### design.v
module enc_bundler(
	input wire 						bundling_features,
    input wire [617-1:0]	bits_to_bundle,
    output wire 					thresholded_bit
    );
	localparam integer ENCODING_BIT_THR = 6;
    logic [1:0] tree_add_lvl_0	[0:307];
    wire  [2:0] tree_add_lvl_1	[0:153];
    wire  [3:0] tree_add_lvl_2	[0:76];
    wire  [4:0] tree_add_lvl_3	[0:38];
    wire  [5:0] tree_add_lvl_4	[0:18];
    wire  [6:0] tree_add_lvl_5	[0:9];
    wire  [7:0] tree_add_lvl_6	[0:4];
    wire  [8:0] tree_add_lvl_7	[0:1];
    wire  [9:0] tree_add_lvl_8;
    wire  [9:0] accumulated_sum;
	always_comb begin
			for (int i = 0; i < 308; i++ ) begin
			  tree_add_lvl_0[i] = bits_to_bundle[2*i] + bits_to_bundle[(2*i)+1];
			end
	end
    for (genvar i = 0; i < 154; i++ ) begin
      assign tree_add_lvl_1[i] = tree_add_lvl_0[2*i] + tree_add_lvl_0[(2*i)+1];
    end
    for (genvar i = 0; i < 77; i++ ) begin
      assign tree_add_lvl_2[i] = tree_add_lvl_1[2*i] + tree_add_lvl_1[(2*i)+1];
    end
    for (genvar i = 0; i < 38; i++ ) begin
      assign tree_add_lvl_3[i] = tree_add_lvl_2[2*i] + tree_add_lvl_2[(2*i)+1];
    end
    assign tree_add_lvl_3[38] = tree_add_lvl_2[76] + bits_to_bundle[616];
    for (genvar i = 0; i < 19; i++ ) begin
      assign tree_add_lvl_4[i] = tree_add_lvl_3[2*i] + tree_add_lvl_3[(2*i)+1];
    end
    for (genvar i = 0; i < 9; i++ ) begin
      assign tree_add_lvl_5[i] = tree_add_lvl_4[2*i] + tree_add_lvl_4[(2*i)+1];
    end
    assign tree_add_lvl_5[9] = tree_add_lvl_4[18] + tree_add_lvl_3[38];
    for (genvar i = 0; i < 5; i++ ) begin
      assign tree_add_lvl_6[i] = tree_add_lvl_5[2*i] + tree_add_lvl_5[(2*i)+1];
    end
    for (genvar i = 0; i < 2; i++ ) begin
      assign tree_add_lvl_7[i] = tree_add_lvl_6[2*i] + tree_add_lvl_6[(2*i)+1];
    end
    assign tree_add_lvl_8 = tree_add_lvl_7[0] + tree_add_lvl_7[1];
    assign accumulated_sum = tree_add_lvl_8 + tree_add_lvl_6[4]; 
    assign thresholded_bit = (accumulated_sum > ENCODING_BIT_THR) ? 1'b1 : 1'b0;
endmodule  
module enc_bundler_top(
	input  wire 						clk,
	input  wire 						nrst,
	input  wire 						bundling_features,
	input  wire [617-1:0]	bits_to_bundle,
	output logic 						encoded_bit
	);
	wire thresholded_bit;
	enc_bundler ENC_BUNDLER(
		.bundling_features					(bundling_features),
		.bits_to_bundle						(bits_to_bundle),
		.thresholded_bit					(thresholded_bit)
	);
	always_ff @(posedge clk or negedge nrst) begin
		if (!nrst) begin
			encoded_bit <= 1'b0;
		end
		else if (bundling_features) begin
			encoded_bit <= thresholded_bit;
		end
		else begin
			encoded_bit <= encoded_bit;
		end
	end
endmodule
### config.mk
export PLATFORM = sky130hd
export DESIGN_NAME = enc_bundler_top
export DESIGN_NICKNAME = enc_bundler_top
export VERILOG_FILES = /design/flow/design.v
export SDC_FILE = /design/flow/constraint.sdc
export NUM_CORES = 4
export LEC_CHECK = 0
export CAP_MARGIN = 20
export CORE_MARGIN = 2
export CORE_UTILIZATION = 70
export PLACE_DENSITY = 0.6
export SLEW_MARGIN = 20
### constraint.sdc
create_clock -name core_clock -period 3.68 [get_ports {clk}]
set_input_delay 0.7360 -clock core_clock [delete_from_list [all_inputs] [get_ports {clk}]]
set_output_delay 0.7360 -clock core_clock [all_outputs]
set_load 0.01 [all_outputs]
### run.sh
#!/bin/bash
# the make line also repeats each setting of config.mk as NAME=value (left out here)
make -C /OpenROAD-flow-scripts/flow DESIGN_CONFIG=/design/flow/config.mk WORK_HOME=/design/flow/orfs CLKGATE_MAP_FILE= finish
==> results of run 1 <==
==> results.yml, run 1 <==
# generated from flow reports
die:
  die_y_um: 159
  die_w_um: 159
  die_area_mm2: 0.0253
  fp_util: 0.715
  coreArea_mm2: 0.0235
  rows: 56
status:
  status: "did not finish"
  failed_stage: "I/O pin placement (3_2_place_iop)"
  error: "[ERROR PPL-0024] Number of IO pins (621) exceeds maximum number of available positions (568). Increase the die perimeter from 636.20um to 844.56um."
yosys:
  yosysWarnings: 3
  ys_ff: 1
  simple_gate_share: 0.00714
  synth-edff-count: 0
  synth_nets: 2958
  async_reset_ff_frac: 1.00
  yosys.area.top_type: "fa_1"
  avgSynthCellArea_um2: 10.1
  synth_area_mm2: 0.0168
  ys_top_cells_by_count: "inv_1, fa_1, ha_1"
  ys_types: 34
  topCombFamilyByArea: "adder cells"
  postSynthSeqShare: 0.00149
  xor_share: 0.000520
  top_cells_by_area: "fa_1, inv_1, ha_1, dfrtp_1, nor2_1"
  top_cell: "inv_1"
  aoi_share: 0.0105
  synthFlopType: "dfrtp_1"
  syn_inst: 1661
  synth_top_area_share: 0.713
  ys_cells: 1661
  ys_sh_mux: 0.000595
  adder_share: 0.771
  ys_chip_area_mm2: 0.0168
==> run 2, diff against run 1 <==
Settings changed: CORE_UTILIZATION 70 to 56, CTS_CLUSTER_DIAMETER set to 159, CTS_CLUSTER_SIZE set to 99, PLACE_DENSITY 0.6 to not set, PLACE_DENSITY_LB_ADDON set to 0.16, TNS_END_PERCENT set to 20.
Clock period 3.68 ns to 8.46 ns, I/O delays scaled along.
==> run 2 against run 1 <==
The layout now fails its checks (setup timing); synthesized cell count unchanged; die size rose by 24%; synthesized area is the same.
==> results.yml, run 2 <==
# generated from flow reports
global_routing:
  grt_pass1_wl_mm: 71.9
  antenna_found_initial: 20
  grt_pass1_vias: 14900
  grt_overflow_total: 0
  grt_max_degree: 6
  gr-usage-all-layers: 0.306
sta:
  timing_max_transition_violations_final: 0
  finalHoldViolCount: 0
  skew_ns: 0
  fmax_mhz: 92.8
  fin_crit_sh: 1.27
  period_needed_ns: 10.78
  rsz0062_at_grt: "true"
  slew_headroom: 0.699
  tightest_slew_ns: 0.448
  setup_ws_ns: -2.32
  setup_viol: 1
critical_path:
  worst_r2r_path_depth: 2
  slowest_stage: "fa_1"
  path_buffers: 12
  r2r_start: "encoded_bit$_DFFE_PN0P_"
  startpoint: "bits_to_bundle[599]"
  worstSetupPathDepth: 32
  worstPathRequired_ns: 8.32
  critPathArrivalTime_ns: 10.64
  cp_top_family: "adder cells"
  cp-end-kind: "flop"
  endpoint: "encoded_bit$_DFFE_PN0P_"
  cp_max_fo: 4
  start_kind: "input port"
  reg2reg_to: "encoded_bit$_DFFE_PN0P_"
  r2r_slack_ns: 7.76
  critPathMaxStageDelay_ns: 0.52
  crit_type: "in2reg"
  cpMostUsedCell: "fa_1"
place:
  gp_congestion: 0.922
  post-place-ws_ns: -2.45
  io_buffers: 620
  dpl_cell_area_mm2: 0.0236
  place_inst: 2681
  dp.final_hpwl_mm: 45.5
yosys:
  postSynthSeqShare: 0.00149
  top_cell: "inv_1"
  synthFlopType: "dfrtp_1"
  topCombFamilyByArea: "adder cells"
  avgSynthCellArea_um2: 10.1
  synth_nets: 2958
  synth_top_area_share: 0.713
  ys_sh_mux: 0.000595
  ys_chip_area_mm2: 0.0168
  adder_share: 0.771
  syn_inst: 1661
  async_reset_ff_frac: 1.00
  ys_types: 34
  aoi_share: 0.0105
  xor_share: 0.000520
  ys_top_cells_by_count: "inv_1, fa_1, ha_1"
  synth-edff-count: 0
  synth_area_mm2: 0.0168
  ys_cells: 1661
  yosysWarnings: 3
  top_cells_by_area: "fa_1, inv_1, ha_1, dfrtp_1, nor2_1"
  ys_ff: 1
  yosys.area.top_type: "fa_1"
  simple_gate_share: 0.00714
die:
  ios: 621
  die_area_mm2: 0.0315
  rows: 63
  die_y_um: 177
  die_w_um: 177
  coreArea_mm2: 0.0296
  fp_util: 0.568
detailed_routing:
  drt_iter0_markers: 254
  postRouteAntennaNets: 0
  drc: 0
  vias_per_cell: 4.46
  wirelength_mm: 45.6
  post_drt_wl_per_cell_um: 16.9
  firstDrtPassIters: 6
  vias: 12100
status:
  so_faults: "setup timing"
  status: "complete, but fails checks"
layout:
  syn2layout_area_growth_pct: 40.8
  layout.nets: 3591
  nFillCells: 1905
  final_cell_area_mm2: 0.0237
  final_cell_count_no_fill: 2701
  post-route-util: 0.800
worst_hold_path:
  hold_path.class: "reg2reg"
  hold_path_depth: 2
  holdPathEnd: "encoded_bit$_DFFE_PN0P_"
  holdCritStartpoint: "encoded_bit$_DFFE_PN0P_"
flow_run:
  warning_count: 32
  maxCapViolations: 0
cts:
  clk_latency_ns: 0
  clkTransAtPathRegs_ns: 0
## run 2: metal layers
layer  wire [um]  up-vias  GRT usage
met3        3300      112     0.0596
li1            -     5457          -
met1       14500     6067      0.333
met4        2490        4      0.138
met5          26        -          0
met2       25300      412      0.574
## run 2: per-stage QoR
step,setup TNS (ns),hold slack [ns]
2_1_floorplan,-1.55,0.598
3_3_place_gp,-2.27,0.579
3_5_place_dp,-2.45,0.575
4_1_cts,-2.37,0.580
5_1_grt,-2.64,0.603
6_report,-2.32,0.584
## run 2: repair_timing
item / in CTS / in global routing
hold buffers: 0 / 0
pin swaps: 5 / 13
setup endpoints to repair: 1 / 1
setup buffers: 0 / 1
gates resized: 3 / 8
endpoints found under the hold margin: 0 / 0
## run 2: final cells by class
class | count | area [um^2] | share of cell area
timing repair buffer | 631 | 6290 | 0.265
sequential | 1 | 25.0 | 0.00106
inverter | 938 | 3520 | 0.149
tap | 390 | 488 | 0.0206
multi-input combinational | 722 | 13300 | 0.562
antenna | 19 | 47.5 | 0.00201
==> run 3, diff against run 2 <==
Settings changed: CELL_PAD_IN_SITES_GLOBAL_PLACEMENT set to 0, CORE_ASPECT_RATIO set to 0.54, CORE_UTILIZATION 56 to 68, CTS_CLUSTER_DIAMETER 159 to 224, CTS_CLUSTER_SIZE 99 to 80, GPL_ROUTABILITY_DRIVEN set to 0, GPL_TIMING_DRIVEN set to 1, MAX_ROUTING_LAYER set to met5, PLACE_DENSITY set to 0.6, PLACE_DENSITY_LB_ADDON 0.16 to not set, SETUP_SLACK_MARGIN set to 0.3, TNS_END_PERCENT 20 to 60.
Clock period 8.46 ns to 10.7 ns, I/O delays scaled along.
==> run 3 against run 2 <==
The run now fails in global routing (5_1_grt); synthesized cell count unchanged; die size decreased by 17%; synthesized area unchanged.
==> results.yml, run 3 <==
# generated from flow reports
status:
  status: "did not finish"
  failed_stage: "global routing (5_1_grt)"
  error: "[ERROR GRT-0116] Global routing finished with congestion. Check the congestion regions in the DRC Viewer."
yosys:
  adder_share: 0.771
  synth_area_mm2: 0.0168
  top_cell: "inv_1"
  syn_inst: 1661
  async_reset_ff_frac: 1.00
  ys_cells: 1661
  ys_top_cells_by_count: "inv_1, fa_1, ha_1"
  ys_chip_area_mm2: 0.0168
  synth_top_area_share: 0.713
  avgSynthCellArea_um2: 10.1
  simple_gate_share: 0.00714
  ys_sh_mux: 0.000595
  xor_share: 0.000520
  synth_nets: 2958
  ys_ff: 1
  ys_types: 34
  aoi_share: 0.0105
  synth-edff-count: 0
  synthFlopType: "dfrtp_1"
  yosysWarnings: 3
  topCombFamilyByArea: "adder cells"
  yosys.area.top_type: "fa_1"
  postSynthSeqShare: 0.00149
  top_cells_by_area: "fa_1, inv_1, ha_1, dfrtp_1, nor2_1"
place:
  post-place-ws_ns: -0.988
  place_inst: 2619
  dpl_cell_area_mm2: 0.0235
  dp.final_hpwl_mm: 59.0
  io_buffers: 620
die:
  die_w_um: 218
  die_area_mm2: 0.0261
  die_y_um: 120
  fp_util: 0.690
  ios: 621
  rows: 42
  coreArea_mm2: 0.0244
global_routing:
  gr-usage-all-layers: 0.811
  grt_overflow_total: 210
==> run 3: layer usage <==
layer / global-route usage / overflow
met5: 0.200 / 0
met4: 0.938 / 94
met3: 0.670 / 0
met2: 0.990 / 116
met1: 0.750 / 0
==> run 3: timing repair <==
| item | in CTS |
|---|---|
| hold buffers | 0 |
| setup endpoints to repair | 1 |
| gates resized | 17 |
| buffers inserted | 4 |
| pin swaps | 20 |
| gates cloned | 0 |
==> run 3: through the flow <==
step / utilization / hold slack (ns)
floorplan: - / 0.598
global placement: 0.964 / 0.557
detailed placement: 0.964 / 0.570
CTS: 0.968 / 0.570
==> run 4, diff against run 3 <==
Settings changed: CELL_PAD_IN_SITES_GLOBAL_PLACEMENT 0 to not set, CORE_ASPECT_RATIO 0.54 to not set, CORE_UTILIZATION 68 to 66, CTS_CLUSTER_DIAMETER 224 to not set, CTS_CLUSTER_SIZE 80 to 14, GPL_ROUTABILITY_DRIVEN 0 to not set, GPL_TIMING_DRIVEN 1 to not set, MAX_ROUTING_LAYER met5 to not set, PLACE_DENSITY 0.6 to not set, SETUP_SLACK_MARGIN 0.3 to not set, TNS_END_PERCENT 60 to not set.
Clock period 10.7 ns to 8.12 ns, I/O delays scaled along.
==> run 4 against run 3 <==
The flow stops in I/O pin placement (3_2_place_iop); die size is 2.7% higher; synthesized area is the same; synthesized cell count did not move.
==> results.yml, run 4 <==
# generated from flow reports
yosys:
  ys_cells: 1661
  ys_chip_area_mm2: 0.0168
  top_cell: "inv_1"
  top_cells_by_area: "fa_1, inv_1, ha_1, dfrtp_1, nor2_1"
  syn_inst: 1661
  yosys.area.top_type: "fa_1"
  ys_ff: 1
  async_reset_ff_frac: 1.00
  postSynthSeqShare: 0.00149
  synth_top_area_share: 0.713
  synth-edff-count: 0
  ys_sh_mux: 0.000595
  synthFlopType: "dfrtp_1"
  avgSynthCellArea_um2: 10.1
  adder_share: 0.771
  aoi_share: 0.0105
  xor_share: 0.000520
  topCombFamilyByArea: "adder cells"
  ys_top_cells_by_count: "inv_1, fa_1, ha_1"
  simple_gate_share: 0.00714
  ys_types: 34
  synth_area_mm2: 0.0168
  yosysWarnings: 3
  synth_nets: 2958
die:
  coreArea_mm2: 0.0251
  fp_util: 0.670
  die_area_mm2: 0.0268
  die_w_um: 164
  die_y_um: 164
  rows: 58
status:
  failed_stage: "I/O pin placement (3_2_place_iop)"
  status: "did not finish"
  error: "[ERROR PPL-0024] Number of IO pins (621) exceeds maximum number of available positions (584). Increase the die perimeter from 654.72um to 844.56um."
==> run 5, diff against run 4 <==
Settings changed: ABC_AREA set to 1, CELL_PAD_IN_SITES_GLOBAL_PLACEMENT set to 0, CORE_ASPECT_RATIO set to 0.54, CORE_UTILIZATION 66 to 72, CTS_CLUSTER_DIAMETER set to 222, CTS_CLUSTER_SIZE 14 to not set, GPL_ROUTABILITY_DRIVEN set to 1, GPL_TIMING_DRIVEN set to 1, MAX_ROUTING_LAYER set to met5, PLACE_DENSITY_LB_ADDON set to 0.01, SETUP_SLACK_MARGIN set to 1.77, TNS_END_PERCENT set to 60.
Clock period 8.12 ns to 6.28 ns, I/O delays scaled along.
==> run 5 against run 4 <==
Synthesized area grew 0.51%; die size decreased by 7.5%; the run fails in detailed placement (3_5_place_dp); synthesized cell count increased by 2.1%.
==> results.yml, run 5 <==
# generated from flow reports
yosys:
  synth_nets: 2993
  ys_sh_mux: 0
  synthFlopType: "dfrtp_1"
  ys_ff: 1
  yosysWarnings: 3
  async_reset_ff_frac: 1.00
  avgSynthCellArea_um2: 9.97
  synth_top_area_share: 0.709
  yosys.area.top_type: "fa_1"
  top_cells_by_area: "fa_1, inv_1, ha_1, nand2_1, nand2_2"
  synth-edff-count: 0
  simple_gate_share: 0.0177
  adder_share: 0.767
  syn_inst: 1696
  postSynthSeqShare: 0.00148
  topCombFamilyByArea: "adder cells"
  synth_area_mm2: 0.0169
  ys_chip_area_mm2: 0.0169
  ys_cells: 1696
  top_cell: "inv_1"
  ys_types: 17
  xor_share: 0
  ys_top_cells_by_count: "inv_1, fa_1, ha_1"
  aoi_share: 0.00385
die:
  die_y_um: 117
  ios: 621
  die_w_um: 213
  coreArea_mm2: 0.0232
  rows: 41
  die_area_mm2: 0.0248
  fp_util: 0.729
status:
  status: "did not finish"
  error: "[ERROR DPL-0038] Utilization greater than 100%, impossible to legalize"
  failed_stage: "detailed placement (3_5_place_dp)"
place:
  gp_congestion: 1.06
  io_buffers: 620
==> run 5: through the flow <==
stage / setup TNS [ns] / hold slack (ns) / cell area, um^2 / cells
2_1_floorplan: -3.00 / 0.553 / 16900 / 1696
3_3_place_gp: -3.75 / 0.501 / 23600 / 2648
==> run 6, diff against run 5 <==
Settings changed: ABC_AREA 1 to not set, CELL_PAD_IN_SITES_GLOBAL_PLACEMENT 0 to not set, CORE_ASPECT_RATIO 0.54 to 0.5, CORE_UTILIZATION 72 to 66, CTS_CLUSTER_DIAMETER 222 to 316, CTS_CLUSTER_SIZE set to 63, GPL_ROUTABILITY_DRIVEN 1 to 0, GPL_TIMING_DRIVEN 1 to not set, HOLD_SLACK_MARGIN set to 0.29, MAX_ROUTING_LAYER met5 to not set, PLACE_DENSITY_LB_ADDON 0.01 to 0.0, SETUP_SLACK_MARGIN 1.77 to 1.84, SLEW_MARGIN 20 to 40, TNS_END_PERCENT 60 to 5.
Clock period 6.28 ns to 6.63 ns, I/O delays scaled along.
==> run 6 against run 5 <==
The run fails in global routing (5_1_grt); die size up 8.4%; synthesized area down 0.51%; synthesized cell count down 2.1%.
==> results.yml, run 6 <==
# generated from flow reports
yosys:
  aoi_share: 0.0105
  ys_top_cells_by_count: "inv_1, fa_1, ha_1"
  yosys.area.top_type: "fa_1"
  ys_ff: 1
  syn_inst: 1661
  adder_share: 0.771
  synth-edff-count: 0
  ys_cells: 1661
  synth_nets: 2958
  async_reset_ff_frac: 1.00
  xor_share: 0.000520
  top_cells_by_area: "fa_1, inv_1, ha_1, dfrtp_1, nor2_1"
  simple_gate_share: 0.00714
  yosysWarnings: 3
  postSynthSeqShare: 0.00149
  synthFlopType: "dfrtp_1"
  topCombFamilyByArea: "adder cells"
  top_cell: "inv_1"
  ys_chip_area_mm2: 0.0168
  synth_top_area_share: 0.713
  avgSynthCellArea_um2: 10.1
  ys_types: 34
  synth_area_mm2: 0.0168
  ys_sh_mux: 0.000595
cts:
  hold_buffers: 0
status:
  failed_stage: "global routing (5_1_grt)"
  status: "did not finish"
place:
  io_buffers: 620
  dp.final_hpwl_mm: 55.7
  post-place-ws_ns: -4.08
  dpl_cell_area_mm2: 0.0236
die:
  ios: 621
  coreArea_mm2: 0.0251
  die_area_mm2: 0.0269
  fp_util: 0.669
  rows: 41
  die_y_um: 117
  die_w_um: 230
## run 6: repair_timing
item                                   in CTS
endpoints found under the hold margin       0
pin swaps                                   0
buffers inserted                            0
setup endpoints to repair                   1
gates resized                               0
## run 6: through the flow
| stage | cells | hold WS, ns | TNS [ns] |
|---|---|---|---|
| CTS | 2638 | 0.566 | -4.12 |
| detailed placement | 2638 | 0.564 | -4.08 |
| global placement | 2638 | 0.558 | -3.84 |
| floorplan | 1661 | 0.598 | -3.01 |
==> run 7, diff against run 6 <==
Settings changed: CORE_ASPECT_RATIO 0.5 to not set, CORE_UTILIZATION 66 to 61, CTS_CLUSTER_DIAMETER 316 to not set, CTS_CLUSTER_SIZE 63 to 90, GPL_ROUTABILITY_DRIVEN 0 to not set, HOLD_SLACK_MARGIN 0.29 to not set, PLACE_DENSITY_LB_ADDON 0.0 to not set, SETUP_SLACK_MARGIN 1.84 to not set, SLEW_MARGIN 40 to 20, TNS_END_PERCENT 5 to not set.
Clock period 6.63 ns to 10.7 ns, I/O delays scaled along.
==> run 7 against run 6 <==
The flow stops in I/O pin placement (3_2_place_iop); synthesized cell count unchanged; die size increased by 7.7%; synthesized area unchanged.
==> results.yml, run 7 <==
# generated from flow reports
yosys:
  top_cells_by_area: "fa_1, inv_1, ha_1, dfrtp_1, nor2_1"
  topCombFamilyByArea: "adder cells"
  synth-edff-count: 0
  synth_nets: 2958
  ys_top_cells_by_count: "inv_1, fa_1, ha_1"
  simple_gate_share: 0.00714
  ys_cells: 1661
  postSynthSeqShare: 0.00149
  avgSynthCellArea_um2: 10.1
  synthFlopType: "dfrtp_1"
  ys_sh_mux: 0.000595
  aoi_share: 0.0105
  yosysWarnings: 3
  async_reset_ff_frac: 1.00
  xor_share: 0.000520
  ys_types: 34
  ys_ff: 1
  synth_top_area_share: 0.713
  synth_area_mm2: 0.0168
  ys_chip_area_mm2: 0.0168
  top_cell: "inv_1"
  yosys.area.top_type: "fa_1"
  adder_share: 0.771
  syn_inst: 1661
status:
  error: "[ERROR PPL-0024] Number of IO pins (621) exceeds maximum number of available positions (608). Increase the die perimeter from 680.38um to 844.56um."
  failed_stage: "I/O pin placement (3_2_place_iop)"
  status: "did not finish"
die:
  rows: 60
  die_y_um: 170
  fp_util: 0.623
  die_w_um: 170
  die_area_mm2: 0.0289
  coreArea_mm2: 0.0270
==> run 8, diff against run 7 <==
Settings changed: CORE_UTILIZATION 61 to 65, CTS_CLUSTER_SIZE 90 to 79, SETUP_SLACK_MARGIN set to -0.45, TNS_END_PERCENT set to 5.
Clock period 10.7 ns to 10.1 ns, I/O delays scaled along.
==> run 8 against run 7 <==
The flow again stops in I/O pin placement (3_2_place_iop); synthesized cell count did not move; synthesized area unchanged; die size is 6.0% lower.
==> results.yml, run 8 <==
# generated from flow reports
yosys:
  synthFlopType: "dfrtp_1"
  ys_chip_area_mm2: 0.0168
  async_reset_ff_frac: 1.00
  simple_gate_share: 0.00714
  aoi_share: 0.0105
  yosysWarnings: 3
  synth_top_area_share: 0.713
  avgSynthCellArea_um2: 10.1
  yosys.area.top_type: "fa_1"
  adder_share: 0.771
  synth_area_mm2: 0.0168
  xor_share: 0.000520
  ys_ff: 1
  topCombFamilyByArea: "adder cells"
  ys_cells: 1661
  synth_nets: 2958
  ys_types: 34
  postSynthSeqShare: 0.00149
  top_cell: "inv_1"
  syn_inst: 1661
  top_cells_by_area: "fa_1, inv_1, ha_1, dfrtp_1, nor2_1"
  ys_top_cells_by_count: "inv_1, fa_1, ha_1"
  ys_sh_mux: 0.000595
  synth-edff-count: 0
die:
  die_w_um: 165
  die_y_um: 165
  die_area_mm2: 0.0272
  fp_util: 0.664
  coreArea_mm2: 0.0253
  rows: 58
status:
  status: "did not finish"
  error: "[ERROR PPL-0024] Number of IO pins (621) exceeds maximum number of available positions (588). Increase the die perimeter from 659.62um to 844.56um."
  failed_stage: "I/O pin placement (3_2_place_iop)"
==> run 9, diff against run 8 <==
Settings changed: CAP_MARGIN 20 to 5, CELL_PAD_IN_SITES_DETAIL_PLACEMENT set to 1, CELL_PAD_IN_SITES_GLOBAL_PLACEMENT set to 1, CORE_UTILIZATION 65 to 23, CTS_CLUSTER_SIZE 79 to not set, GPL_ROUTABILITY_DRIVEN set to 0, MAX_ROUTING_LAYER set to met5, SETUP_SLACK_MARGIN -0.45 to -0.14, TNS_END_PERCENT 5 to not set.
Clock period 10.1 ns to 7.21 ns, I/O delays scaled along.
==> run 9 against run 8 <==
The layout now fails its checks (setup timing); synthesized area stayed put; synthesized cell count stayed put; die size rose to 2.8 times the previous value.
==> results.yml, run 9 <==
# generated from flow reports
place:
  dp.final_hpwl_mm: 53.9
  post-place-ws_ns: -3.64
  dpl_cell_area_mm2: 0.0243
  io_buffers: 620
sta:
  timing_max_transition_violations_final: 0
  finalHoldViolCount: 0
  setup_viol: 1
  slew_headroom: 0.771
  fmax_mhz: 93.7
  period_needed_ns: 10.67
  skew_ns: 0
  tightest_slew_ns: 0.344
  rsz0062_at_grt: "true"
  hold-worst-slack_ns: 0.597
  fin_crit_sh: 1.48
  setup_ws_ns: -3.46
yosys:
  top_cells_by_area: "fa_1, inv_1, ha_1, dfrtp_1, nor2_1"
  synth-edff-count: 0
  simple_gate_share: 0.00714
  aoi_share: 0.0105
  syn_inst: 1661
  xor_share: 0.000520
  postSynthSeqShare: 0.00149
  top_cell: "inv_1"
  ys_top_cells_by_count: "inv_1, fa_1, ha_1"
  yosysWarnings: 3
  async_reset_ff_frac: 1.00
  ys_chip_area_mm2: 0.0168
  synthFlopType: "dfrtp_1"
  synth_top_area_share: 0.713
  synth_area_mm2: 0.0168
  yosys.area.top_type: "fa_1"
  topCombFamilyByArea: "adder cells"
  ys_ff: 1
  synth_nets: 2958
  avgSynthCellArea_um2: 10.1
  ys_cells: 1661
  adder_share: 0.771
  ys_sh_mux: 0.000595
  ys_types: 34
global_routing:
  antenna_found_initial: 7
  grt_pass1_wl_mm: 83.4
  grt_pass1_vias: 15200
  grt_overflow_total: 0
  grt_max_degree: 6
  gr-usage-all-layers: 0.145
die:
  rows: 99
  die_area_mm2: 0.0753
  fp_util: 0.231
  die_w_um: 274
  die_y_um: 274
  coreArea_mm2: 0.0727
  ios: 621
critical_path:
  worstPathRequired_ns: 7.06
  cp-end-kind: "flop"
  cpMostUsedCell: "fa_1"
  path_buffers: 9
  startpoint: "bits_to_bundle[351]"
  start_kind: "input port"
  worst_r2r_path_depth: 2
  crit_type: "in2reg"
  r2r_slack_ns: 6.48
  critPathMaxStageDelay_ns: 0.65
  critPathArrivalTime_ns: 10.52
  reg2reg_to: "encoded_bit$_DFFE_PN0P_"
  worstSetupPathDepth: 28
  cp_max_fo: 3
  cp_top_family: "adder cells"
  slowest_stage: "fa_2"
  r2r_start: "encoded_bit$_DFFE_PN0P_"
  endpoint: "encoded_bit$_DFFE_PN0P_"
status:
  status: "complete, but fails checks"
  so_faults: "setup timing"
flow_run:
  warning_count: 32
  maxCapViolations: 0
worst_hold_path:
  hold_path_depth: 2
  holdPathEnd: "encoded_bit$_DFFE_PN0P_"
  hold_path.class: "reg2reg"
  holdCritStartpoint: "encoded_bit$_DFFE_PN0P_"
detailed_routing:
  postRouteAntennaNets: 0
  vias_per_cell: 3.63
  firstDrtPassIters: 4
  drc: 0
  wirelength_mm: 53.4
  post_drt_wl_per_cell_um: 16.4
  vias: 11800
  drt_iter0_markers: 123
cts:
  clkTransAtPathRegs_ns: 0
  hold_buffers: 0
  clk_latency_ns: 0
layout:
  layout.nets: 3597
  syn2layout_area_growth_pct: 45.3
  final_cell_area_mm2: 0.0244
run 9: stage by stage:
| stage | instances | utilization | TNS (ns) |
|---|---|---|---|
| 2_1_floorplan | 1661 | - | -2.55 |
| 3_3_place_gp | 3252 | 0.335 | -3.49 |
| 3_5_place_dp | 3252 | 0.335 | -3.64 |
| 4_1_cts | 3257 | 0.336 | -3.50 |
| 5_1_grt | 3261 | 0.336 | -3.71 |
| 6_report | 3262 | 0.336 | -3.46 |
run 9: what timing repair did:
action,in CTS,in global routing
resized,17,5
cloned,0,0
hold endpoints to repair,0,0
buffers inserted,5,0
endpoints found under the setup margin,1,1
pin swaps,24,6
run 9: routing by layer:
metal	part of all wire	track usage	wire length [um]
met3	0.036	0.0144	1910
met2	0.56	0.283	30200
met1	0.40	0.177	21100
met4	0.0041	0.00758	220
met5	0.00069	0	37
run 9: final cells by class:
class	instances	area [um^2]
Sequential cell	1	25.0
Fill cell	8244	48300
Multi-Input combinational cell	722	13400
Inverter	938	3520
Antenna cell	5	12.5
Tap cell	959	1200
Timing Repair Buffer	637	6330
==> run 10, diff against run 9 <==
Settings changed: CAP_MARGIN 5 to 20, CELL_PAD_IN_SITES_DETAIL_PLACEMENT 1 to not set, CELL_PAD_IN_SITES_GLOBAL_PLACEMENT 1 to not set, CORE_UTILIZATION 23 to 37, GPL_ROUTABILITY_DRIVEN 0 to not set, MAX_ROUTING_LAYER met5 to not set, PLACE_DENSITY set to 0.6, SETUP_SLACK_MARGIN -0.14 to not set.
Clock period 7.21 ns to 14.1 ns, I/O delays scaled along.
==> run 10 against run 9 <==
The run now finishes clean; flip-flop count is the same; critical path depth shrank 1; global-route usage grew 5.4 points; register-to-register slack gained 6.9 ns; routed wire length shrank 16%; critical path type unchanged.
==> results.yml, run 10 <==
# generated from flow reports
status:
  status: "complete, no violations"
critical_path:
  cpMostUsedCell: "fa_1"
  start_kind: "input port"
  cp_top_family: "adder cells"
  cp_max_fo: 4
  critPathArrivalTime_ns: 11.92
  r2r_start: "encoded_bit$_DFFE_PN0P_"
  endpoint: "encoded_bit$_DFFE_PN0P_"
  critPathMaxStageDelay_ns: 0.61
  cp-end-kind: "flop"
  r2r_slack_ns: 13.39
  crit_type: "in2reg"
  worstSetupPathDepth: 27
  startpoint: "bits_to_bundle[401]"
  worstPathRequired_ns: 13.95
  reg2reg_to: "encoded_bit$_DFFE_PN0P_"
  path_buffers: 8
  worst_r2r_path_depth: 2
  slowest_stage: "fa_1"
layout:
  final_cell_count_no_fill: 2887
  post-route-util: 0.528
  syn2layout_area_growth_pct: 41.4
  layout.nets: 3580
die:
  coreArea_mm2: 0.0451
  die_area_mm2: 0.0472
  die_w_um: 217
  ios: 621
  die_y_um: 217
  rows: 78
  fp_util: 0.373
worst_hold_path:
  holdCritStartpoint: "encoded_bit$_DFFE_PN0P_"
  hold_path_depth: 2
  hold_path.class: "reg2reg"
  holdPathEnd: "encoded_bit$_DFFE_PN0P_"
detailed_routing:
  firstDrtPassIters: 4
  postRouteAntennaNets: 0
  drc: 0
  post_drt_wl_per_cell_um: 15.6
  vias: 11600
  drt_iter0_markers: 204
  vias_per_cell: 4.02
  wirelength_mm: 45.2
yosys:
  avgSynthCellArea_um2: 10.1
  topCombFamilyByArea: "adder cells"
  ys_ff: 1
  synth_top_area_share: 0.713
  ys_types: 34
  synthFlopType: "dfrtp_1"
  yosys.area.top_type: "fa_1"
  ys_sh_mux: 0.000595
  top_cells_by_area: "fa_1, inv_1, ha_1, dfrtp_1, nor2_1"
  adder_share: 0.771
  simple_gate_share: 0.00714
  aoi_share: 0.0105
  synth-edff-count: 0
  synth_area_mm2: 0.0168
  syn_inst: 1661
  synth_nets: 2958
  ys_cells: 1661
  top_cell: "inv_1"
  ys_chip_area_mm2: 0.0168
  ys_top_cells_by_count: "inv_1, fa_1, ha_1"
  yosysWarnings: 3
  async_reset_ff_frac: 1.00
  xor_share: 0.000520
  postSynthSeqShare: 0.00149
flow_run:
  warning_count: 29
  maxCapViolations: 0
cts:
  clkTransAtPathRegs_ns: 0
  clk_latency_ns: 0
  hold_buffers: 0
  cts_setup_buffers: 0
  post_cts_resized: 0
sta:
  tightest_slew_ns: 0.362
  period_needed_ns: 12.07
  fin_crit_sh: 0.856
  fmax_mhz: 82.9
  hold-worst-slack_ns: 0.602
  slew_headroom: 0.755
  skew_ns: 0
  finalHoldViolCount: 0
  setup_viol: 0
  timing_max_transition_violations_final: 0
  rsz0062_at_grt: "false"
  fin_setup_tns_ns: 0
place:
  io_buffers: 620
  dp.final_hpwl_mm: 45.6
  gp_congestion: 0.889
  place_inst: 2881
global_routing:
  antenna_found_initial: 8
  gr-usage-all-layers: 0.199
  grt.met3_usage: 0.0305
  grt_use_met1: 0.241
  busiest_layer: "met2"
  grt_overflow_total: 0
  grt_pass1_wl_mm: 72.3
  grt_max_degree: 7
  met2_usage: 0.378
  grt_pass1_vias: 14200
==> run 10: layout make-up <==
cell class / instances / area, um^2
Antenna cell: 6 / 15.0
Fill cell: 4138 / 21300
Inverter: 938 / 3520
Multi-Input combinational cell: 722 / 13300
Sequential cell: 1 / 25.0
Tap cell: 600 / 751
Timing Repair Buffer: 620 / 6210
==> run 10: metrics by stage <==
step	setup slack [ns]	area [um^2]
floorplan	2.93	16800
global placement	2.12	23800
detailed placement	1.98	23800
CTS	1.99	23800
global route	1.54	23800
finish	2.03	23800
==> run 10: metal layers <==
| layer | wire length (um) | up-vias |
|---|---|---|
| li1 | - | 5420 |
| met1 | 17300 | 5834 |
| met2 | 24700 | 302 |
| met3 | 2400 | 38 |
| met4 | 719 | 4 |
| met5 | 22 | - |
==> run 11, diff against run 10 <==
Settings changed: CELL_PAD_IN_SITES_GLOBAL_PLACEMENT set to 1, CORE_ASPECT_RATIO set to 0.54, CORE_UTILIZATION 37 to 57, CTS_CLUSTER_DIAMETER set to 224, CTS_CLUSTER_SIZE set to 80, GPL_ROUTABILITY_DRIVEN set to 0, GPL_TIMING_DRIVEN set to 1, MAX_ROUTING_LAYER set to met5, PLACE_DENSITY 0.6 to 0.35, SETUP_SLACK_MARGIN set to 0.3, SLEW_MARGIN 20 to 25, TNS_END_PERCENT set to 60.
Clock period 14.1 ns to 6.56 ns, I/O delays scaled along.
==> run 11 against run 10 <==
Now fails the layout checks on setup timing; flip-flop count did not move; first-iteration DRC count grew 95%; clock skew is the same; global-route usage is 12 points higher; critical path type unchanged; largest cell class unchanged.
==> results.yml, run 11 <==
# generated from flow reports
die:
  coreArea_mm2: 0.0292
  die_w_um: 238
  die_y_um: 130
  rows: 46
  fp_util: 0.577
  die_area_mm2: 0.0310
  ios: 621
place:
  io_buffers: 620
  dp.final_hpwl_mm: 45.8
  post-place-ws_ns: -3.91
detailed_routing:
  vias_per_cell: 4.42
  firstDrtPassIters: 5
  wirelength_mm: 46.1
  postRouteAntennaNets: 0
  vias: 11900
  drt_iter0_markers: 397
  drc: 0
  post_drt_wl_per_cell_um: 17.1
critical_path:
  slowest_stage: "fa_1"
  r2r_start: "encoded_bit$_DFFE_PN0P_"
  start_kind: "input port"
  startpoint: "bits_to_bundle[347]"
  endpoint: "encoded_bit$_DFFE_PN0P_"
  cp_max_fo: 3
  path_buffers: 9
  cp_top_family: "adder cells"
  critPathMaxStageDelay_ns: 0.55
  critPathArrivalTime_ns: 10.30
  r2r_slack_ns: 5.85
  worstSetupPathDepth: 28
  worst_r2r_path_depth: 2
  cp-end-kind: "flop"
  reg2reg_to: "encoded_bit$_DFFE_PN0P_"
  cpMostUsedCell: "fa_1"
  crit_type: "in2reg"
  worstPathRequired_ns: 6.41
worst_hold_path:
  holdCritStartpoint: "encoded_bit$_DFFE_PN0P_"
  holdPathEnd: "encoded_bit$_DFFE_PN0P_"
  hold_path_depth: 2
  hold_path.class: "reg2reg"
sta:
  tightest_slew_ns: 0.374
  fin_setup_tns_ns: -3.88
  slew_headroom: 0.748
  skew_ns: 0
  setup_viol: 1
  timing_max_transition_violations_final: 0
  fmax_mhz: 95.7
  period_needed_ns: 10.44
  finalHoldViolCount: 0
  setup_ws_ns: -3.88
  rsz0062_at_grt: "true"
  fin_crit_sh: 1.59
status:
  status: "complete, but fails checks"
  so_faults: "setup timing"
yosys:
  ys_sh_mux: 0.000595
  ys_cells: 1661
  ys_top_cells_by_count: "inv_1, fa_1, ha_1"
  ys_ff: 1
  async_reset_ff_frac: 1.00
  yosys.area.top_type: "fa_1"
  adder_share: 0.771
  top_cells_by_area: "fa_1, inv_1, ha_1, dfrtp_1, nor2_1"
  ys_chip_area_mm2: 0.0168
  simple_gate_share: 0.00714
  synth_nets: 2958
  topCombFamilyByArea: "adder cells"
  top_cell: "inv_1"
  syn_inst: 1661
  aoi_share: 0.0105
  synth_area_mm2: 0.0168
  postSynthSeqShare: 0.00149
  ys_types: 34
  avgSynthCellArea_um2: 10.1
  yosysWarnings: 3
  xor_share: 0.000520
  synthFlopType: "dfrtp_1"
  synth_top_area_share: 0.713
  synth-edff-count: 0
layout:
  syn2layout_area_growth_pct: 40.9
  layout.nets: 3597
  nFillCells: 1831
  regArea_um2: 25.0
  comb_area_mm2: 0.0133
  post-route-util: 0.813
flow_run:
  warning_count: 35
  maxCapViolations: 0
global_routing:
  gr-usage-all-layers: 0.314
  grt_pass1_vias: 13800
  grt_overflow_total: 0
  grt_pass1_wl_mm: 72.3
  antenna_found_initial: 14
  grt_max_degree: 6
cts:
  clkTransAtPathRegs_ns: 0
  clk_latency_ns: 0
==> run 11: per-stage QoR <==
stage / std cells / hold slack (ns) / instance area, um^2
after CTS: 2682 / 0.591 / 23700
after global placement: 2681 / 0.562 / 23600
after floorplan: 1661 / 0.598 / 16800
final: 2691 / 0.594 / 23700
after global routing: 2691 / 0.626 / 23700
after detailed placement: 2681 / 0.591 / 23600
==> run 11: metal layers <==
metal | up-vias | part of all wire | track usage | wire length [um]
met5 | - | 0.0013 | 0 | 61
met4 | 10 | 0.021 | 0.0677 | 983
met3 | 58 | 0.073 | 0.0637 | 3380
met2 | 387 | 0.50 | 0.544 | 23300
met1 | 5978 | 0.40 | 0.421 | 18400
li1 | 5460 | - | - | -
==> run 11: repair_timing <==
item,4_1_cts,5_1_grt
buffers inserted,1,0
gates resized,14,3
gates cloned,0,0
hold buffers,0,0
pin swaps,30,1
endpoints found under the setup margin,1,1
==> run 11: cell type report <==
cell class	count	share of cell area
well taps	384	0.0203
flip-flops and latches	1	0.00106
multi-input cells	722	0.562
repair buffers	637	0.267
inverters	938	0.148
diodes	9	0.000950
==> run 12, diff against run 11 <==
Settings changed: ABC_AREA set to 1, CELL_PAD_IN_SITES_GLOBAL_PLACEMENT 1 to not set, CORE_ASPECT_RATIO 0.54 to 0.5, CORE_UTILIZATION 57 to 59, CTS_CLUSTER_DIAMETER 224 to 371, CTS_CLUSTER_SIZE 80 to 99, GPL_ROUTABILITY_DRIVEN 0 to not set, GPL_TIMING_DRIVEN 1 to not set, MAX_ROUTING_LAYER met5 to not set, PLACE_DENSITY 0.35 to not set, PLACE_DENSITY_LB_ADDON set to 0.16, SETUP_SLACK_MARGIN 0.3 to 1.21, SLEW_MARGIN 25 to 20, TNS_END_PERCENT 60 to 20.
Clock period 6.56 ns to 8.27 ns, I/O delays scaled along.
==> run 12 against run 11 <==
The layout still fails its checks (setup timing); synthesized cell count up 2.1%; synthesized area up 0.51%; core utilization up 3.7 points; worst setup slack better by 1.5 ns; die size down 2.8%; clock skew unchanged; global-route usage up 1.8 points.
==> results.yml, run 12 <==
# generated from flow reports
critical_path:
  endpoint: "encoded_bit$_DFFE_PN0P_"
  crit_type: "in2reg"
  cp-end-kind: "flop"
  path_buffers: 9
  cp_top_family: "adder cells"
  critPathMaxStageDelay_ns: 0.63
  critPathArrivalTime_ns: 10.50
  worst_r2r_path_depth: 2
  reg2reg_to: "encoded_bit$_DFFE_PN0P_"
  r2r_start: "encoded_bit$_DFFE_PN0P_"
  start_kind: "input port"
  slowest_stage: "fa_1"
  worstPathRequired_ns: 8.15
  r2r_slack_ns: 7.63
  startpoint: "bits_to_bundle[349]"
  cpMostUsedCell: "fa_1"
  cp_max_fo: 2
  worstSetupPathDepth: 31
sta:
  tightest_slew_ns: 0.239
  fin_crit_sh: 1.28
  setup_viol: 1
  slew_headroom: 0.841
  skew_ns: 0
  rsz0062_at_grt: "true"
  period_needed_ns: 10.62
  finalHoldViolCount: 0
  hold-worst-slack_ns: 0.515
  fmax_mhz: 94.1
  setup_ws_ns: -2.35
  timing_max_transition_violations_final: 0
yosys:
  ys_top_cells_by_count: "inv_1, fa_1, ha_1"
  ys_sh_mux: 0
  yosys.area.top_type: "fa_1"
  synthFlopType: "dfrtp_1"
  postSynthSeqShare: 0.00148
  top_cell: "inv_1"
  aoi_share: 0.00385
  avgSynthCellArea_um2: 9.97
  synth_area_mm2: 0.0169
  top_cells_by_area: "fa_1, inv_1, ha_1, nand2_1, nand2_2"
  topCombFamilyByArea: "adder cells"
  simple_gate_share: 0.0177
  synth-edff-count: 0
  xor_share: 0
  syn_inst: 1696
  ys_chip_area_mm2: 0.0169
  ys_ff: 1
  adder_share: 0.767
  yosysWarnings: 3
  ys_cells: 1696
  synth_nets: 2993
  ys_types: 17
  async_reset_ff_frac: 1.00
  synth_top_area_share: 0.709
detailed_routing:
  wirelength_mm: 47.2
  firstDrtPassIters: 4
  vias: 12300
  drt_iter0_markers: 339
  vias_per_cell: 4.53
  drc: 0
  postRouteAntennaNets: 0
  post_drt_wl_per_cell_um: 17.3
cts:
  hold_buffers: 0
  clk_latency_ns: 0
  cts_setup_buffers: 0
  clkTransAtPathRegs_ns: 0
worst_hold_path:
  hold_path.class: "reg2reg"
  holdPathEnd: "encoded_bit$_DFFE_PN0P_"
  holdCritStartpoint: "encoded_bit$_DFFE_PN0P_"
  hold_path_depth: 2
layout:
  post-route-util: 0.850
  layout.nets: 3625
  syn2layout_area_growth_pct: 40.2
flow_run:
  maxCapViolations: 0
  warning_count: 33
die:
  fp_util: 0.606
  rows: 43
  die_area_mm2: 0.0301
  die_y_um: 124
  ios: 621
  coreArea_mm2: 0.0279
  die_w_um: 243
global_routing:
  grt_pass1_wl_mm: 74.6
  grt_max_degree: 6
  gr-usage-all-layers: 0.332
  antenna_found_initial: 12
  grt_pass1_vias: 14900
  grt_overflow_total: 0
status:
  status: "complete, but fails checks"
  so_faults: "setup timing"
place:
  dp.final_hpwl_mm: 46.7
  io_buffers: 620
  gp_congestion: 0.942
==> run 12: repair_timing <==
action | 4_1_cts | 5_1_grt
pin swaps | 2 | 3
endpoints found under the hold margin | 0 | 0
gates resized | 11 | 0
endpoints found under the setup margin | 1 | 1
==> run 12: per-stage QoR <==
step	TNS (ns)	instances	instance area, um^2	setup WS [ns]
detailed placement	-2.41	2708	23700	-2.41
CTS	-2.37	2708	23700	-2.37
finish	-2.35	2724	23700	-2.35
floorplan	-1.40	1696	16900	-1.40
global route	-2.69	2715	23700	-2.69
global placement	-2.23	2708	23700	-2.23
==> run 12: final cells by class <==
cell class / instances / area, um^2
multi-input cells: 747 / 13300
repair buffers: 630 / 6280
fillers: 1541 / 4200
inverters: 948 / 3560
well taps: 382 / 478
diodes: 16 / 40.0
flip-flops and latches: 1 / 25.0
==> run 12: layer usage <==
layer	wire length, um	global-route usage	share of wire
met5	24	0	0.00051
met2	25900	0.612	0.55
met4	1770	0.116	0.038
met1	16500	0.403	0.35
met3	3100	0.0575	0.066
==> run 13, diff against run 12 <==
Settings changed: ABC_AREA 1 to not set, CORE_ASPECT_RATIO 0.5 to not set, CORE_UTILIZATION 59 to 40, CTS_CLUSTER_DIAMETER 371 to not set, CTS_CLUSTER_SIZE 99 to not set, PLACE_DENSITY set to 0.6, PLACE_DENSITY_LB_ADDON 0.16 to not set, SETUP_SLACK_MARGIN 1.21 to not set, TNS_END_PERCENT 20 to not set.
Clock period 8.27 ns to 17.9 ns, I/O delays scaled along.
==> run 13 against run 12 <==
The run now finishes clean; cell count rose by 3.9%; synthesized cell count fell by 2.1%; hold slack improved by 0.056 ns; die size rose by 45%; core utilization fell by 28 points; design area barely moved; first-iteration DRC count fell by 52%; via count fell by 5.9%; flip-flop count did not move; critical path depth fell by 2; global-route usage fell by 11 points.
==> results.yml, run 13 <==
# generated from flow reports
layout:
  post-route-util: 0.568
  layout.nets: 3580
  syn2layout_area_growth_pct: 41.0
  final_cell_count_no_fill: 2829
critical_path:
  path_buffers: 10
  worstPathRequired_ns: 17.81
  start_kind: "input port"
  critPathMaxStageDelay_ns: 0.55
  slowest_stage: "fa_1"
  r2r_slack_ns: 17.22
  cp_top_family: "adder cells"
  r2r_start: "encoded_bit$_DFFE_PN0P_"
  worstSetupPathDepth: 29
  reg2reg_to: "encoded_bit$_DFFE_PN0P_"
  endpoint: "encoded_bit$_DFFE_PN0P_"
  worst_r2r_path_depth: 2
  cpMostUsedCell: "fa_1"
  cp_max_fo: 2
  cp-end-kind: "flop"
  critPathArrivalTime_ns: 12.69
  startpoint: "bits_to_bundle[149]"
  crit_type: "in2reg"
die:
  fp_util: 0.403
  die_y_um: 209
  die_area_mm2: 0.0437
  rows: 75
  coreArea_mm2: 0.0418
  die_w_um: 209
  ios: 621
yosys:
  ys_cells: 1661
  synth_area_mm2: 0.0168
  ys_top_cells_by_count: "inv_1, fa_1, ha_1"
  synth_top_area_share: 0.713
  ys_sh_mux: 0.000595
  synth_nets: 2958
  async_reset_ff_frac: 1.00
  aoi_share: 0.0105
  yosys.area.top_type: "fa_1"
  postSynthSeqShare: 0.00149
  simple_gate_share: 0.00714
  xor_share: 0.000520
  ys_ff: 1
  yosysWarnings: 3
  ys_types: 34
  synth-edff-count: 0
  syn_inst: 1661
  top_cells_by_area: "fa_1, inv_1, ha_1, dfrtp_1, nor2_1"
  top_cell: "inv_1"
  topCombFamilyByArea: "adder cells"
  ys_chip_area_mm2: 0.0168
  synthFlopType: "dfrtp_1"
  avgSynthCellArea_um2: 10.1
  adder_share: 0.771
sta:
  finalHoldViolCount: 0
  fin_crit_sh: 0.714
  fin_setup_tns_ns: 0
  rsz0062_at_grt: "false"
  skew_ns: 0
  period_needed_ns: 12.78
  tightest_slew_ns: 0.424
  slew_headroom: 0.713
  timing_max_transition_violations_final: 0
  setup_viol: 0
  fmax_mhz: 78.3
  setup_ws_ns: 5.12
global_routing:
  antenna_found_initial: 10
  grt_pass1_vias: 14400
  grt_overflow_total: 0
  grt_max_degree: 7
  gr-usage-all-layers: 0.218
  grt_pass1_wl_mm: 73.6
worst_hold_path:
  hold_path.class: "reg2reg"
  holdCritStartpoint: "encoded_bit$_DFFE_PN0P_"
  holdPathEnd: "encoded_bit$_DFFE_PN0P_"
  hold_path_depth: 2
detailed_routing:
  wl_met2_mm: 24.6
  postRouteAntennaNets: 0
  vias_per_cell: 4.11
  drt_iter0_markers: 162
  firstDrtPassIters: 5
  post_drt_wl_per_cell_um: 15.9
  topRoutingLayerUsed: "met5"
  vias: 11600
  wirelength_mm: 44.8
  drc: 0
  wl_met3_mm: 2.31
  wl_met1_mm: 17.1
place:
  place_inst: 2820
  post-place-ws_ns: 5.05
  dp.final_hpwl_mm: 45.4
  gp_congestion: 0.935
  io_buffers: 620
cts:
  post_cts_resized: 0
  cts_setup_buffers: 0
  hold_buffers: 0
  clkTransAtPathRegs_ns: 0
  clk_latency_ns: 0
status:
  status: "complete, no violations"
flow_run:
  warning_count: 29
  maxCapViolations: 0
==> run 13: per-layer routing <==
metal / track usage / vias to the layer above
met5: 0 / -
met4: 0.0357 / 2
met3: 0.0311 / 32
met2: 0.411 / 317
met1: 0.268 / 5843
li1: - / 5427
==> run 13: metrics by stage <==
step	instance area [um^2]	hold WS [ns]
4_1_cts	23700	0.584
3_3_place_gp	23700	0.563
5_1_grt	23700	0.624
3_5_place_dp	23700	0.573
2_1_floorplan	16800	0.598
6_report	23700	0.571
==> run 13: final cells by class <==
cell class              count  area (um^2)
fillers                  3770        18000
multi-input cells         722        13300
flip-flops and latches      1         25.0
inverters                 938         3520
well taps                 539          674
diodes                      9         22.5
repair buffers            620         6210
==> run 14, diff against run 13 <==
Settings changed: CORE_UTILIZATION 40 to 55, CTS_CLUSTER_DIAMETER set to 180, CTS_CLUSTER_SIZE set to 94, MAX_ROUTING_LAYER set to met4, SETUP_SLACK_MARGIN set to 2.89.
Clock period 17.9 ns to 12.5 ns, I/O delays scaled along.
==> run 14 against run 13 <==
Sequential share of layout area is essentially flat; register-to-register slack lost 5.4 ns; synthesized cell count did not move; worst setup slack got worse by 4.2 ns; die size decreased by 27%; critical path type unchanged; largest cell class unchanged; highest routed layer is now met4.
==> results.yml, run 14 <==
# generated from flow reports
status:
  status: "complete, no violations"
critical_path:
  critPathMaxStageDelay_ns: 0.53
  slowest_stage: "fa_1"
  critPathArrivalTime_ns: 11.47
  cpMostUsedCell: "fa_1"
  worstPathRequired_ns: 12.36
  start_kind: "input port"
  cp-end-kind: "flop"
  r2r_start: "encoded_bit$_DFFE_PN0P_"
  reg2reg_to: "encoded_bit$_DFFE_PN0P_"
  worstSetupPathDepth: 32
  crit_type: "in2reg"
  path_buffers: 12
  startpoint: "bits_to_bundle[593]"
  cp_max_fo: 3
  cp_top_family: "adder cells"
  worst_r2r_path_depth: 2
  endpoint: "encoded_bit$_DFFE_PN0P_"
  r2r_slack_ns: 11.81
global_routing:
  grt_pass1_vias: 14300
  grt_max_degree: 7
  grt_pass1_wl_mm: 70.4
  gr-usage-all-layers: 0.304
  antenna_found_initial: 17
  grt_overflow_total: 0
yosys:
  synth_nets: 2958
  aoi_share: 0.0105
  avgSynthCellArea_um2: 10.1
  ys_cells: 1661
  ys_top_cells_by_count: "inv_1, fa_1, ha_1"
  ys_types: 34
  ys_sh_mux: 0.000595
  ys_chip_area_mm2: 0.0168
  synth-edff-count: 0
  async_reset_ff_frac: 1.00
  synth_top_area_share: 0.713
  topCombFamilyByArea: "adder cells"
  yosys.area.top_type: "fa_1"
  synthFlopType: "dfrtp_1"
  top_cells_by_area: "fa_1, inv_1, ha_1, dfrtp_1, nor2_1"
  syn_inst: 1661
  adder_share: 0.771
  ys_ff: 1
  yosysWarnings: 3
  top_cell: "inv_1"
  xor_share: 0.000520
  simple_gate_share: 0.00714
  postSynthSeqShare: 0.00149
  synth_area_mm2: 0.0168
cts:
  clkTransAtPathRegs_ns: 0
  clk_latency_ns: 0
  hold_buffers: 0
sta:
  rsz0062_at_grt: "true"
  setup_ws_ns: 0.888
  finalHoldViolCount: 0
  skew_ns: 0
  slew_headroom: 0.715
  setup_viol: 0
  hold-worst-slack_ns: 0.583
  timing_max_transition_violations_final: 0
  period_needed_ns: 11.61
  tightest_slew_ns: 0.422
  fin_setup_tns_ns: 0
  fin_crit_sh: 0.929
  fmax_mhz: 86.1
place:
  dpl_cell_area_mm2: 0.0235
  gp_congestion: 0.904
  post-place-ws_ns: 0.790
  io_buffers: 620
  dp.final_hpwl_mm: 44.3
die:
  die_w_um: 179
  die_y_um: 179
  rows: 64
  die_area_mm2: 0.0320
  ios: 621
  fp_util: 0.555
  coreArea_mm2: 0.0303
flow_run:
  maxCapViolations: 0
  warning_count: 33
detailed_routing:
  drt_iter0_markers: 292
  vias_per_cell: 4.37
  postRouteAntennaNets: 0
  drc: 0
  firstDrtPassIters: 4
  post_drt_wl_per_cell_um: 16.5
  wirelength_mm: 44.6
  vias: 11800
worst_hold_path:
  hold_path_depth: 2
  hold_path.class: "reg2reg"
  holdPathEnd: "encoded_bit$_DFFE_PN0P_"
  holdCritStartpoint: "encoded_bit$_DFFE_PN0P_"
layout:
  regArea_um2: 25.0
  syn2layout_area_growth_pct: 40.2
  comb_area_mm2: 0.0133
  nFillCells: 2161
  layout.nets: 3581
  final_cell_area_mm2: 0.0236
## run 14: timing repair
item / CTS / global route
setup endpoints to repair: 1 / 1
buffers inserted: 1 / 0
resized: 1 / 1
gates cloned: 0 / 0
pin swaps: 0 / 1
## run 14: area by class of cell
| cell class | instances | share of cell area |
|---|---|---|
| antenna | 19 | 0.00202 |
| inverter | 938 | 0.149 |
| multi-input combinational | 722 | 0.563 |
| sequential | 1 | 0.00106 |
| tap | 396 | 0.0210 |
| timing repair buffer | 621 | 0.263 |
## run 14: through the flow
stage | util | cells
CTS | 0.776 | 2678
global placement | 0.776 | 2677
finish | 0.777 | 2697
detailed placement | 0.776 | 2677
floorplan | - | 1661
global route | 0.777 | 2695
## run 14: routing by layer
layer | global-route usage | wire length [um]
met1 | 0.340 | 15000
met2 | 0.547 | 24700
met3 | 0.0505 | 3040
met4 | 0.114 | 1900
met5 | - | 0
==> run 15, diff against run 14 <==
Settings changed: ABC_AREA set to 1, CORE_UTILIZATION 55 to 60, CTS_CLUSTER_DIAMETER 180 to 159, CTS_CLUSTER_SIZE 94 to 99, MAX_ROUTING_LAYER met4 to not set, PLACE_DENSITY 0.6 to not set, PLACE_DENSITY_LB_ADDON set to 0.16, SETUP_SLACK_MARGIN 2.89 to not set, TNS_END_PERCENT set to 20.
Clock period 12.5 ns to 8.2 ns, I/O delays scaled along.
==> run 15 against run 14 <==
The run now fails in I/O pin placement (3_2_place_iop); die size shrank 7.7%; synthesized cell count grew 2.1%; synthesized area grew 0.51%.
==> results.yml, run 15 <==
# generated from flow reports
yosys:
  async_reset_ff_frac: 1.00
  postSynthSeqShare: 0.00148
  synth_nets: 2993
  ys_sh_mux: 0
  ys_cells: 1696
  ys_ff: 1
  ys_types: 17
  ys_top_cells_by_count: "inv_1, fa_1, ha_1"
  synth_area_mm2: 0.0169
  yosys.area.top_type: "fa_1"
  top_cells_by_area: "fa_1, inv_1, ha_1, nand2_1, nand2_2"
  top_cell: "inv_1"
  adder_share: 0.767
  ys_chip_area_mm2: 0.0169
  simple_gate_share: 0.0177
  synthFlopType: "dfrtp_1"
  synth_top_area_share: 0.709
  xor_share: 0
  syn_inst: 1696
  synth-edff-count: 0
  topCombFamilyByArea: "adder cells"
  avgSynthCellArea_um2: 9.97
  yosysWarnings: 3
  aoi_share: 0.00385
die:
  die_area_mm2: 0.0296
  die_y_um: 172
  die_w_um: 172
  fp_util: 0.609
  coreArea_mm2: 0.0278
  rows: 61
status:
  error: "[ERROR PPL-0024] Number of IO pins (621) exceeds maximum number of available positions (616). Increase the die perimeter from 687.62um to 844.56um."
  status: "did not finish"
  failed_stage: "I/O pin placement (3_2_place_iop)"
==> run 16, diff against run 15 <==
Settings changed: ABC_AREA 1 to not set, CELL_PAD_IN_SITES_GLOBAL_PLACEMENT set to 1, CORE_ASPECT_RATIO set to 0.5, CORE_MARGIN 2 to 9, CORE_UTILIZATION 60 to 45, CTS_CLUSTER_DIAMETER 159 to 80, CTS_CLUSTER_SIZE 99 to 70, GPL_ROUTABILITY_DRIVEN set to 1, GPL_TIMING_DRIVEN set to 0, HOLD_SLACK_MARGIN set to 0.06, MAX_ROUTING_LAYER set to met5, PLACE_DENSITY_LB_ADDON 0.16 to 0.24, SETUP_SLACK_MARGIN set to -0.19, TNS_END_PERCENT 20 to 10.
Clock period 8.2 ns to 12.5 ns, I/O delays scaled along.
==> run 16 against run 15 <==
Now clean on timing, DRC and antenna; synthesized area shrank 0.51%; synthesized cell count shrank 2.1%; die size grew 53%.
==> results.yml, run 16 <==
# generated from flow reports
place:
  dp.final_hpwl_mm: 45.3
  gp_congestion: 0.821
  io_buffers: 620
  dpl_cell_area_mm2: 0.0236
detailed_routing:
  drt_iter0_markers: 238
  drc: 0
  wirelength_mm: 44.7
  vias_per_cell: 4.15
  post_drt_wl_per_cell_um: 16.1
  postRouteAntennaNets: 0
  vias: 11500
  firstDrtPassIters: 4
flow_run:
  warning_count: 29
  maxCapViolations: 0
sta:
  rsz0062_at_grt: "false"
  period_needed_ns: 11.84
  fin_setup_tns_ns: 0
  fin_crit_sh: 0.947
  skew_ns: 0
  hold-worst-slack_ns: 0.628
  tightest_slew_ns: 0.478
  fmax_mhz: 84.5
  slew_headroom: 0.677
  finalHoldViolCount: 0
  setup_viol: 0
  timing_max_transition_violations_final: 0
yosys:
  synth_area_mm2: 0.0168
  avgSynthCellArea_um2: 10.1
  yosysWarnings: 3
  yosys.area.top_type: "fa_1"
  ys_ff: 1
  synthFlopType: "dfrtp_1"
  synth_top_area_share: 0.713
  top_cells_by_area: "fa_1, inv_1, ha_1, dfrtp_1, nor2_1"
  synth-edff-count: 0
  top_cell: "inv_1"
  simple_gate_share: 0.00714
  topCombFamilyByArea: "adder cells"
  syn_inst: 1661
  ys_cells: 1661
  async_reset_ff_frac: 1.00
  postSynthSeqShare: 0.00149
  ys_top_cells_by_count: "inv_1, fa_1, ha_1"
  adder_share: 0.771
  xor_share: 0.000520
  synth_nets: 2958
  ys_chip_area_mm2: 0.0168
  ys_sh_mux: 0.000595
  ys_types: 34
  aoi_share: 0.0105
layout:
  final_cell_area_mm2: 0.0237
  nFillCells: 3101
  layout.nets: 3580
  syn2layout_area_growth_pct: 40.6
global_routing:
  antenna_found_initial: 5
  grt_pass1_vias: 13900
  grt_pass1_wl_mm: 72.5
  gr-usage-all-layers: 0.205
  grt_max_degree: 7
  grt_overflow_total: 0
critical_path:
  cp_top_family: "adder cells"
  r2r_slack_ns: 11.77
  cp-end-kind: "flop"
  crit_type: "in2reg"
  slowest_stage: "fa_1"
  worstPathRequired_ns: 12.40
  cp_max_fo: 2
  path_buffers: 10
  cpMostUsedCell: "fa_1"
  startpoint: "bits_to_bundle[149]"
  reg2reg_to: "encoded_bit$_DFFE_PN0P_"
  endpoint: "encoded_bit$_DFFE_PN0P_"
  worst_r2r_path_depth: 2
  critPathMaxStageDelay_ns: 0.60
  critPathArrivalTime_ns: 11.74
  r2r_start: "encoded_bit$_DFFE_PN0P_"
  start_kind: "input port"
  worstSetupPathDepth: 29
die:
  coreArea_mm2: 0.0364
  die_area_mm2: 0.0451
  die_y_um: 155
  ios: 621
  die_w_um: 291
  fp_util: 0.462
  rows: 49
worst_hold_path:
  hold_path_depth: 2
  holdPathEnd: "encoded_bit$_DFFE_PN0P_"
  hold_path.class: "reg2reg"
  holdCritStartpoint: "encoded_bit$_DFFE_PN0P_"
status:
  status: "complete, no violations"
cts:
  post_cts_resized: 0
  clk_latency_ns: 0
  clkTransAtPathRegs_ns: 0
  hold_buffers: 0
  cts_setup_buffers: 0
-- run 16: metal layers --
layer	global-route usage	vias up	wire length (um)
met4	0.0237	0	495
met3	0.0297	22	2120
met5	0	-	0
li1	-	5421	-
met1	0.236	5829	16200
met2	0.409	237	25900
-- run 16: area by class of cell --
type	instances	area, um^2	share of cell area
antenna	5	12.5	0.000529
multi-input combinational	722	13300	0.562
timing repair buffer	620	6210	0.262
tap	484	606	0.0256
sequential	1	25.0	0.00106
inverter	938	3520	0.149
-- run 16: through the flow --
step	worst slack, ns	instances	utilization
finish	0.660	2770	0.649
global route	0.290	2770	0.649
CTS	0.580	2765	0.649
detailed placement	0.578	2765	0.649
global placement	0.636	2765	0.649
floorplan	1.65	1661	-
